## build 45
==> flow/design.v (excerpt) <==
module calculator
(	
	input clk, 
	input rst,
	input start,
	input [7:0] rom_data,
	output [6:0] rom_addr,
	output done,
	output [7:0] result
);
wire is_operand, is_operator, is_lt, is_empty, is_hash,
	num0_en, num1_en, num2_en, index_cnt, sel, operand_push, operator_push,
	operand_pop, operator_pop, num_clr, result_en, op1_en, op2_en, operator_en, rfd, is_div, op_is_empty;
wire [1:0] mode;
wire [7:0] data_out, inx;
wire [4:0] ps;
controller ctrl(clk, rst, start, is_operand, is_operator, is_lt, is_empty, is_hash, is_div, op_is_empty,
				num0_en, num1_en, num2_en, index_cnt, sel, operand_push, operator_push,
				operand_pop, operator_pop, num_clr, result_en, op1_en, op2_en,
				operator_en, mode, done, ps);
datapath dp(clk, rst, num0_en, num1_en, num2_en, index_cnt, sel, mode, operand_push,
			operand_pop, operator_push, operator_pop, num_clr, result_en, op1_en,
			op2_en, operator_en, is_operand, is_operator, is_lt, is_empty, is_hash, data_out, inx, rfd, is_div, op_is_empty,
			rom_data, rom_addr);
assign result = data_out;
endmodule
==> flow/config.mk <==
export PLATFORM = sky130hd
export DESIGN_NAME = calculator
export DESIGN_NICKNAME = calculator
export VERILOG_FILES = /design/flow/design.v
export SDC_FILE = /design/flow/constraint.sdc
export NUM_CORES = 4
export LEC_CHECK = 0
export ABC_AREA = 1
export CAP_MARGIN = 5
export CELL_PAD_IN_SITES_GLOBAL_PLACEMENT = 1
export CORE_ASPECT_RATIO = 1.2
export CORE_MARGIN = 2
export CORE_UTILIZATION = 22
export CTS_CLUSTER_DIAMETER = 361
export GPL_TIMING_DRIVEN = 0
export MAX_ROUTING_LAYER = met4
export MIN_ROUTING_LAYER = met2
export PLACE_DENSITY_LB_ADDON = 0.15
export SETUP_SLACK_MARGIN = 2.41
export SLEW_MARGIN = 20
==> flow/constraint.sdc <==
create_clock -name core_clock -period 9.8 [get_ports {clk}]
set_input_delay 1.9600 -clock core_clock [delete_from_list [all_inputs] [get_ports {clk}]]
set_output_delay 1.9600 -clock core_clock [all_outputs]
set_load 0.01 [all_outputs]
run.sh (not shown) runs the stock make flow with config.mk's settings and CLKGATE_MAP_FILE=.
The layout from build 45, despite a flow that completed every stage, fails the layout checks, with the failing checks listed as max-capacitance violations, max-slew violations.
What build 95 does differently from build 45 at the input level:
Settings: a deleted GPL_TIMING_DRIVEN that had been 0; a deleted PLACE_DENSITY_LB_ADDON that had been 0.15; a deleted MAX_ROUTING_LAYER that had been met4; a change of CORE_UTILIZATION from 22 to 62; a deleted CORE_ASPECT_RATIO that had been 1.2; a change of CAP_MARGIN from 5 to 20; a deleted ABC_AREA that had been 1; a change of SETUP_SLACK_MARGIN from 2.41 to 2.19; a deleted MIN_ROUTING_LAYER that had been met2; a deleted CELL_PAD_IN_SITES_GLOBAL_PLACEMENT that had been 1; a deleted CTS_CLUSTER_DIAMETER that had been 361; a change of SLEW_MARGIN from 20 to 40; a change of the clock period (ns, I/O delays scaled along) from 9.8 to 8.62.
==> results <==
For the iteration tally of the first detailed-router pass, build 95 came in 3 lower than build 45 did. In the metrics for build 45 and build 95, the one carrying the lower area growth from synthesis to layout is build 95. Build 95 vs. build 45: count of buffers inserted at the top-level ports went up by 1. [compare] base=build 45 new=build 95: sequential share of layout area saw an increase; wire length on met2 saw a decrease; critical path depth saw a decrease. Completing all stages was not enough for build 95: its layout failed the final checks because of negative setup slack.
## Diff of input files: build 73 against build 95
Settings: SLEW_MARGIN changed from 40 to 20; CTS_CLUSTER_SIZE newly set to 15; CTS_CLUSTER_DIAMETER newly set to 197; PLACE_DENSITY_LB_ADDON newly set to 0.2; SETUP_SLACK_MARGIN changed from 2.19 to 2.74; CORE_UTILIZATION changed from 62 to 72; ABC_AREA newly set to 1; the clock period (ns, I/O delays scaled along) changed from 8.62 to 9.68.
Results
- Every stage of the flow completed for build 73, and the final layout passed the timing, DRC and antenna checks.
- Measured against build 73, the number of multi-input combinational cells in the layout of build 95 comes out at 0.48 times the reference value.
- Summary of the comparison: area fraction in full adders, half adders and majority gates is lower in build 73, relative to build 95.
- Delta(area after synthesis, build 73 - build 95) > 0
- Mean cell area of the mapped netlist, build 73 vs build 95: down by more than a quarter
- Diff build 95 and build 73: standard cell area after detailed placement lower in build 95
- Hold slack on build 73 is down relative to build 95.
- nor4_4 as the slowest cell on the critical path was reported by build 95, and dfxtp_4 by build 73.
- Re core utilization: build 95 and build 73 aren't equal, and the higher value belongs to build 73.
- Build 95 ended up with multiplexers as its main kind of combinational logic by area; build 73 ended up with simple AND/OR/NAND/NOR gates.
--- input diff build 73..build 61 ---
Settings: PLACE_DENSITY_LB_ADDON removed (was 0.2); CTS_CLUSTER_DIAMETER changed from 197 to 204; CORE_UTILIZATION changed from 72 to 40; ABC_AREA removed (was 1); SETUP_SLACK_MARGIN removed (was 2.74); GPL_TIMING_DRIVEN newly set to 0; CTS_CLUSTER_SIZE removed (was 15); the clock period (ns, I/O delays scaled along) changed from 9.68 to 12.0.
[summary]
Compared with build 73, build 61 shows a timing-limited maximum frequency that is about 19% lower. In build 61 relative to build 73, number of distinct library cells after synthesis had gone up by more than a quarter. On actual transition at the worst max-transition pin: between build 73 and build 61, it ends up higher for build 73. Between build 61 and build 73, it is build 61 whose wire length on met3 is lower, by 6500 um. On placeable core region, build 73 beats build 61. Flop share of the area | build 61 below build 73.


calculator again, from the RTL that the note above started with.
clock: 9.8 ns
lec_check: 0
abc_area: 1
cap_margin: 5
cell_pad_in_sites_detail_placement: 2
cell_pad_in_sites_global_placement: 1
core_aspect_ratio: 1.2
core_margin: 2
core_utilization: 22
cts_cluster_diameter: 248
gpl_timing_driven: 1
hold_slack_margin: 0.01
max_routing_layer: met5
min_routing_layer: met2
place_density_lb_addon: 0.15
setup_slack_margin: 2.41
slew_margin: 35
The baseline finished clean.
==> next run, changes <==
- CAP_MARGIN: 5 -> 10
- CELL_PAD_IN_SITES_DETAIL_PLACEMENT: 2 -> 1
- CELL_PAD_IN_SITES_GLOBAL_PLACEMENT: 1 -> default
- CORE_ASPECT_RATIO: 1.2 -> default
- CORE_UTILIZATION: 22 -> 40
- CTS_CLUSTER_DIAMETER: 248 -> default
- GPL_TIMING_DRIVEN: 1 -> 0
- HOLD_SLACK_MARGIN: 0.01 -> default
- MAX_ROUTING_LAYER: met5 -> default
- MIN_ROUTING_LAYER: met2 -> default
- PLACE_DENSITY_LB_ADDON: 0.15 -> default
- SETUP_SLACK_MARGIN: 2.41 -> -0.37
- clock period: 9.8 -> 11.7 ns (I/O delays scaled with it)
Outcome: The new run finished clean. Cell count decreases by about 16%. Final area decreases by 5.3%. Synthesized cell count does not change. Worst hold slack is worse by 15 ps. Clock-buffer cell count decreases by 39. First-iteration DRC count decreases by 18%. Sequential share of layout area increases by 3.0 points. Via count decreases by about 19%.
==> next run, changes <==
- CELL_PAD_IN_SITES_DETAIL_PLACEMENT: 1 -> 0
- CELL_PAD_IN_SITES_GLOBAL_PLACEMENT: default -> 3
- CORE_UTILIZATION: 40 -> 22
- CTS_CLUSTER_SIZE: default -> 100
- GPL_ROUTABILITY_DRIVEN: default -> 0
- GPL_TIMING_DRIVEN: 0 -> 1
- HOLD_SLACK_MARGIN: default -> 0.11
- MAX_ROUTING_LAYER: default -> met4
- SETUP_SLACK_MARGIN: -0.37 -> 2.89
The changed run finished with max-capacitance violations, max-slew violations left; global-route usage came out lower by 15 points; hold slack got worse by 3.1 ps; cell area came out higher by 4.2%; core utilization came out lower by 20 points.
==> next run, changes <==
- ABC_AREA: 1 -> default
- CAP_MARGIN: 10 -> 20
- CELL_PAD_IN_SITES_DETAIL_PLACEMENT: 0 -> default
- CELL_PAD_IN_SITES_GLOBAL_PLACEMENT: 3 -> default
- CORE_UTILIZATION: 22 -> 40
- CTS_CLUSTER_SIZE: 100 -> default
- GPL_ROUTABILITY_DRIVEN: 0 -> default
- GPL_TIMING_DRIVEN: 1 -> default
- HOLD_SLACK_MARGIN: 0.11 -> default
- MAX_ROUTING_LAYER: met4 -> default
- SETUP_SLACK_MARGIN: 2.89 -> default
- SLEW_MARGIN: 35 -> 20
- clock period: 11.7 -> 16.0 ns (I/O delays scaled with it)
The changed run completed with no timing, DRC or antenna violations.
Setup slack got worse by 110 ps.
Wire length goes down by 36%.
Non-clock buffer count went down by 101.
Cell area fell by 9.7%.
Synthesized cell count goes down by about 40%.
Sequential share of layout area grows by 5.8 points.
Flip-flop count is unchanged.


The RTL this note starts from:
==> flow/design.v <==
module converter_ascii_number (
	input [7:0] ascii_in,
	output[7:0] number_out);
	assign number_out = ascii_in;
endmodule
module operator_converter (
	input [7:0] in,
	output [7:0] out
);
localparam ADD = 0,
			SUB = 1,
			MULT = 2,
			DIV = 3;
assign out = (in == 8'd20) ? ADD : (in == 8'd21) ? SUB : (in == 8'd22) ? MULT : DIV;
endmodule
module convert_to_number
(
	input [7:0] num0,
	input [7:0] num1,
	input [7:0] num2,
	input [1:0] mode,
	output reg [7:0] out
);
always @(*) begin
	if (mode == 2'd0) begin
		out = num0;
	end
	else if (mode == 2'd1) begin
		out = num0*10 + num1;
	end
	else begin
		out = num0*100 + num1*10 + num2;
	end
end
endmodule
module divider (
	input clk,
	output rfd,
	input [7:0] dividend,
	input [7:0] divisor,
	output [7:0] quotient,
	output [7:0] fractional
);
	assign rfd = 1'b1;
	assign quotient = (divisor == 8'd0) ? 8'hFF : dividend / divisor;
	assign fractional = (divisor == 8'd0) ? dividend : dividend % divisor;
endmodule
module stack #(parameter size = 100)(
	input rst,
	input clk,
	input [7:0] data_in,
	input push_en,
	input pop_en,
	output [7:0] data_out,
	output is_empty	
);
	reg [7: 0] mem[size-1:0];
	reg[7:0] sp;
	always @(posedge clk) begin : proc_push
		if (rst)
			sp <= 0;
		else begin
			if (push_en) begin
				mem[sp] <= data_in;
				sp <= sp + 1;
			end
			if (pop_en) begin
					sp <= sp - 1'd1;
			end
		end
	end
	assign is_empty = (sp == 0);
	assign data_out = is_empty ? 8'd0 : mem[sp-1];
endmodule
module datapath (
	input clk,
	input rst,
	input num0_en,
	input num1_en,
	input num2_en,
	input index_cnt,
	input sel,
	input [1:0] mode,
	input operand_push,
	input operand_pop,
	input operator_push,
	input operator_pop,
	input num_clr,
	input result_en,
	input op1_en,
	input op2_en,
	input operator_en,
	output is_operand,
	output is_operator,
	output is_lt,
	output is_empty,
	output is_hash,
	output [7:0] data_out,
	output [7:0] rm,
	output rfd,
	output is_div,
	output op_is_empty,
	input [7:0] rom_data_in,
	output [6:0] rom_addr
);
localparam ADD = 0,
			SUB = 1,
			MULT = 2,
			DIV = 3;
wire [7:0] rom_data;
wire [7:0] converted_operator;
wire [7:0] converted_asci;
wire [7:0] convereted_decimal;
wire [7:0] top_operator;
wire [7:0] top_operand;
wire [7:0] operand_data_in;
wire [7:0] operator_data_in;
wire [7:0] divider_out, fractional;
wire operand_empty;
reg [7:0] num0, num1, num2;
reg [6:0] rom_index;
reg [7:0] result;
reg [7:0] op1, op2;
reg [7:0] operator;
assign rm = op2;
assign op_is_empty = is_empty;
assign rom_data = rom_data_in;
assign rom_addr = rom_index;
converter_ascii_number ascii_converter(rom_data, converted_asci);
convert_to_number decimal_converter(num0, num1, num2, mode, convereted_decimal);
operator_converter operator_converter(rom_data, converted_operator);
stack operands(.rst(rst), .clk(clk), .data_in(operand_data_in), .push_en(operand_push), .pop_en(operand_pop), .data_out(top_operand), .is_empty(operand_empty));
stack operators(.rst(rst), .clk(clk), .data_in(converted_operator), .push_en(operator_push), .pop_en(operator_pop), .data_out(top_operator), .is_empty(is_empty));
divider divider (
	.clk(clk),  
	.rfd(rfd),  
	.dividend(op1),  
	.divisor(op2),  
	.quotient(divider_out),  
	.fractional(fractional)
);  
assign is_div = top_operator == DIV;
assign data_out = top_operand;
assign operand_data_in = sel ? result : convereted_decimal;
assign is_operand = (rom_data >= 0 && rom_data < 10) ? 1 : 0;
assign is_operator = (rom_data >= 20 && rom_data <= 30) ? 1 : 0;
assign is_hash = rom_data == 8'd10;
assign is_lt = is_empty? 0: (converted_operator==ADD && (top_operator==SUB || top_operator==MULT || top_operator==DIV))
 		|| (converted_operator==SUB && (top_operator==MULT || top_operator==DIV)) 
		|| (converted_operator==DIV && (top_operator==MULT || top_operator==DIV));
always @(posedge clk) begin
	if (rst || num_clr) begin
		num0 <= 0;
		num1 <= 0;
		num2 <= 0;
	end
	else if (num0_en)
		num0 <= rom_data;
	else if (num1_en)
		num1 <= rom_data;
	else if (num2_en)
		num2 <= rom_data;
end
always @(posedge clk) begin
	if (rst) begin
		op1 <= 0;
		op2 <= 0;
	end
	else if (op1_en)
		op1 <= top_operand;
	else if (op2_en)
		op2 <= top_operand; 
end
always @(posedge clk) begin
	if (rst)
		operator <= 0;
	else if (operator_en)
		operator <= top_operator;
end
always @(posedge clk) begin
	if (rst)
		rom_index <= 0;
	else if (index_cnt)
		rom_index <= rom_index + 1;
end
always @(*) begin
	result = 0;
	begin
		if (operator == ADD) result = op1 + op2;
		else if (operator == SUB) result = op1 - op2;
		else if (operator == MULT) result = op1 * op2;
		else if (operator == DIV) result = divider_out;
	end
end
endmodule
module controller(
	input clk,
	input rst,
	input start,
	input is_operand,
	input is_operator,
	input is_lt,
	input is_empty,
	input is_hash,
	input is_div,
	input op_is_empty,
	output reg num0_en,
	output reg num1_en,
	output reg num2_en,
	output reg index_cnt,
	output reg sel,
	output reg operand_push,
	output reg operator_push,
	output reg operand_pop,
	output reg operator_pop,
	output reg num_clr,
	output reg result_en,
	output reg op1_en,
	output reg op2_en,
	output reg operator_en,
	output [1:0] mode,
	output reg done,
	output reg [4:0] ps
);
reg [4:0] ns, div_count;
reg [1:0] count;
assign mode = count-1;
always @(*) begin
	ns = 5'd0;
	case (ps)
		5'd0: if(start) ns = 1;
			else ns = 0;
		5'd1: if(is_operand) ns = 2;
			  else if(is_hash) ns = 9;
		5'd3: if(is_operator && is_lt==0) ns = 8;
				else if(is_operator && is_lt) ns = 17;
				else if (is_operand) ns=2;
			  else if(is_hash) ns = 9;
		5'd8: ns = 1;
		5'd10: if(op_is_empty) ns = 16;
				else ns = 11;
		5'd14: if(is_div &&  div_count<15 ) ns = 5'd14;
				else ns = 5'd15;
		5'd15: if(op_is_empty) ns = 16;
				else ns = 10;
		5'd16: ns = 16;
		5'd22: if(div_count<15 && is_div) ns = 5'd22;
				else ns = 5'd23;
		5'd24: ns = 1;
		default: ns = ps + 1;
	endcase
end
always @(posedge clk) begin
	if (rst) begin
		ps <= 5'd0;
		div_count <= 0;
	end
	else begin
		ps <= ns;
		if (ps==10)
			div_count <= 0;
		if (is_div && ps>10)
			div_count <= div_count + 1;
		if (ps==2)
			count <= count + 1;
		if (ps==1) begin
			count <= 0;
		end
	end
end
always @(*) begin
	num0_en = 0;
	num1_en = 0;
	num2_en = 0;
	index_cnt = 0;
	sel = 0;
	operand_push = 0;
	operator_push = 0;
	operand_pop = 0;
	operator_pop = 0;
	num_clr = 0;
	result_en = 0;
	op1_en = 0;
	op2_en = 0;
	operator_en = 0;
	done = 0;
	case (ps)
		5'd1:begin
			num_clr = 1;
		end
		5'd2: begin
			if (count==0)
				num0_en = 1;
			else if(count==1)
				num1_en = 1;
			else if (count==2)
				num2_en = 1;
			index_cnt = 1;
		end
		5'd8: begin
			operand_push = 1;
			operator_push = 1;
			index_cnt = 1;
		end
		5'd9: begin
			operand_push = 1;
		end
		5'd10: begin
			op2_en = 1;
			operator_en = 1;
		end
		5'd11: begin
			operand_pop = 1;
		end
		5'd12: begin
			op1_en = 1;
		end
		5'd13: begin
			operand_pop = 1;
		end
		5'd15: begin
			result_en = 1;
			operator_pop = 1;
			sel = 1;
			operand_push = 1;
		end
		5'd16: begin
			done = 1;
		end
		5'd17: begin
			operand_push = 1;
		end
		5'd18: begin
			op2_en = 1;
			operator_en = 1;
		end
		5'd19: begin
			operand_pop = 1;
		end
		5'd20: begin
			op1_en = 1;
		end
		5'd21: begin
			operand_pop = 1;
		end
		5'd23: begin
			operator_pop = 1;
			result_en = 1;
		end
		5'd24: begin
			sel = 1;
			operand_push = 1;
			operator_push = 1;
			index_cnt = 1;
		end
		default:
			sel = 0;
	endcase
end
endmodule
module calculator
(	
	input clk, 
	input rst,
	input start,
	input [7:0] rom_data,
	output [6:0] rom_addr,
	output done,
	output [7:0] result
);
wire is_operand, is_operator, is_lt, is_empty, is_hash,
	num0_en, num1_en, num2_en, index_cnt, sel, operand_push, operator_push,
	operand_pop, operator_pop, num_clr, result_en, op1_en, op2_en, operator_en, rfd, is_div, op_is_empty;
wire [1:0] mode;
wire [7:0] data_out, inx;
wire [4:0] ps;
controller ctrl(clk, rst, start, is_operand, is_operator, is_lt, is_empty, is_hash, is_div, op_is_empty,
				num0_en, num1_en, num2_en, index_cnt, sel, operand_push, operator_push,
				operand_pop, operator_pop, num_clr, result_en, op1_en, op2_en,
				operator_en, mode, done, ps);
datapath dp(clk, rst, num0_en, num1_en, num2_en, index_cnt, sel, mode, operand_push,
			operand_pop, operator_push, operator_pop, num_clr, result_en, op1_en,
			op2_en, operator_en, is_operand, is_operator, is_lt, is_empty, is_hash, data_out, inx, rfd, is_div, op_is_empty,
			rom_data, rom_addr);
assign result = data_out;
endmodule
make LEC_CHECK=0 ABC_AREA=0 CAP_MARGIN=20 CELL_PAD_IN_SITES_DETAIL_PLACEMENT=0 CORE_ASPECT_RATIO=0.92 CORE_MARGIN=2 CORE_UTILIZATION=44 CTS_CLUSTER_DIAMETER=395 GPL_TIMING_DRIVEN=0 MIN_ROUTING_LAYER=met2 PLACE_DENSITY_LB_ADDON=0.09 SLEW_MARGIN=35 TNS_END_PERCENT=60 finish   # period 12.0 ns
Next try:
ABC_AREA = 1   (was 0)
CAP_MARGIN = 10   (was 20)
CORE_ASPECT_RATIO = default   (was 0.92)
CORE_UTILIZATION = 40   (was 44)
CTS_CLUSTER_DIAMETER = default   (was 395)
CTS_CLUSTER_SIZE = 100   (was default)
GPL_ROUTABILITY_DRIVEN = 0   (was default)
MIN_ROUTING_LAYER = default   (was met2)
PLACE_DENSITY_LB_ADDON = default   (was 0.09)
TNS_END_PERCENT = default   (was 60)
clock period = 11.7 ns   (was 12.0 ns; I/O delays follow)
=> Hold slack got worse by 38 ps. Wire length came out higher by 35%. Synthesized area climbs by 4.3%. Worst setup slack improves by 750 ps. Synthesized cell count rose by 66%. Final cell count goes up by 44%. Via count rises by 9.6%. Non-clock buffer count rose by 56.
Next try:
ABC_AREA = default   (was 1)
CAP_MARGIN = 20   (was 10)
CELL_PAD_IN_SITES_DETAIL_PLACEMENT = default   (was 0)
CORE_UTILIZATION = 70   (was 40)
CTS_CLUSTER_SIZE = 40   (was 100)
GPL_ROUTABILITY_DRIVEN = default   (was 0)
GPL_TIMING_DRIVEN = default   (was 0)
PLACE_DENSITY_LB_ADDON = 0.0   (was default)
SETUP_SLACK_MARGIN = 1.54   (was default)
SLEW_MARGIN = 20   (was 35)
clock period = 9.7 ns   (was 11.7 ns; I/O delays follow)
- The new run finished with negative setup slack left
- critical path depth came out lower by 14
- worst hold slack improved by 31 ps
- design area drops by 3.3%
- utilization increases by 35 points
Next try:
CORE_UTILIZATION = 69   (was 70)
CTS_CLUSTER_SIZE = 46   (was 40)
PLACE_DENSITY_LB_ADDON = 0.02   (was 0.0)
SETUP_SLACK_MARGIN = 2.44   (was 1.54)
clock period = 9.97 ns   (was 9.7 ns; I/O delays follow)
Result: The new run finished with max-capacitance violations, max-slew violations, negative setup slack left; routed wire length fell by about 10%; global-route usage fell by 2.0 points; design area fell by about 0.5%; cell count fell by about 0.66%; hold slack got worse by 8.2 ps.
Next try:
CORE_UTILIZATION = 72   (was 69)
CTS_CLUSTER_SIZE = 42   (was 46)
HOLD_SLACK_MARGIN = -0.08   (was default)
MAX_ROUTING_LAYER = met4   (was default)
PLACE_DENSITY = 0.64   (was default)
PLACE_DENSITY_LB_ADDON = default   (was 0.02)
SETUP_SLACK_MARGIN = default   (was 2.44)
clock period = 8.59 ns   (was 9.97 ns; I/O delays follow)
What happened: With this change the flow reached the layout checks and failed them: negative setup slack. Non-clock buffer count climbs by 37. Worst setup slack gets worse by 1200 ps. Sequential cell count is unchanged. Design area climbs by 0.61%. Clock-buffer cell count drops by 10. Wire length climbs by 25%. Sequential share of layout area drops by 0.35 points. Hold slack gets better by 5.0 ps.
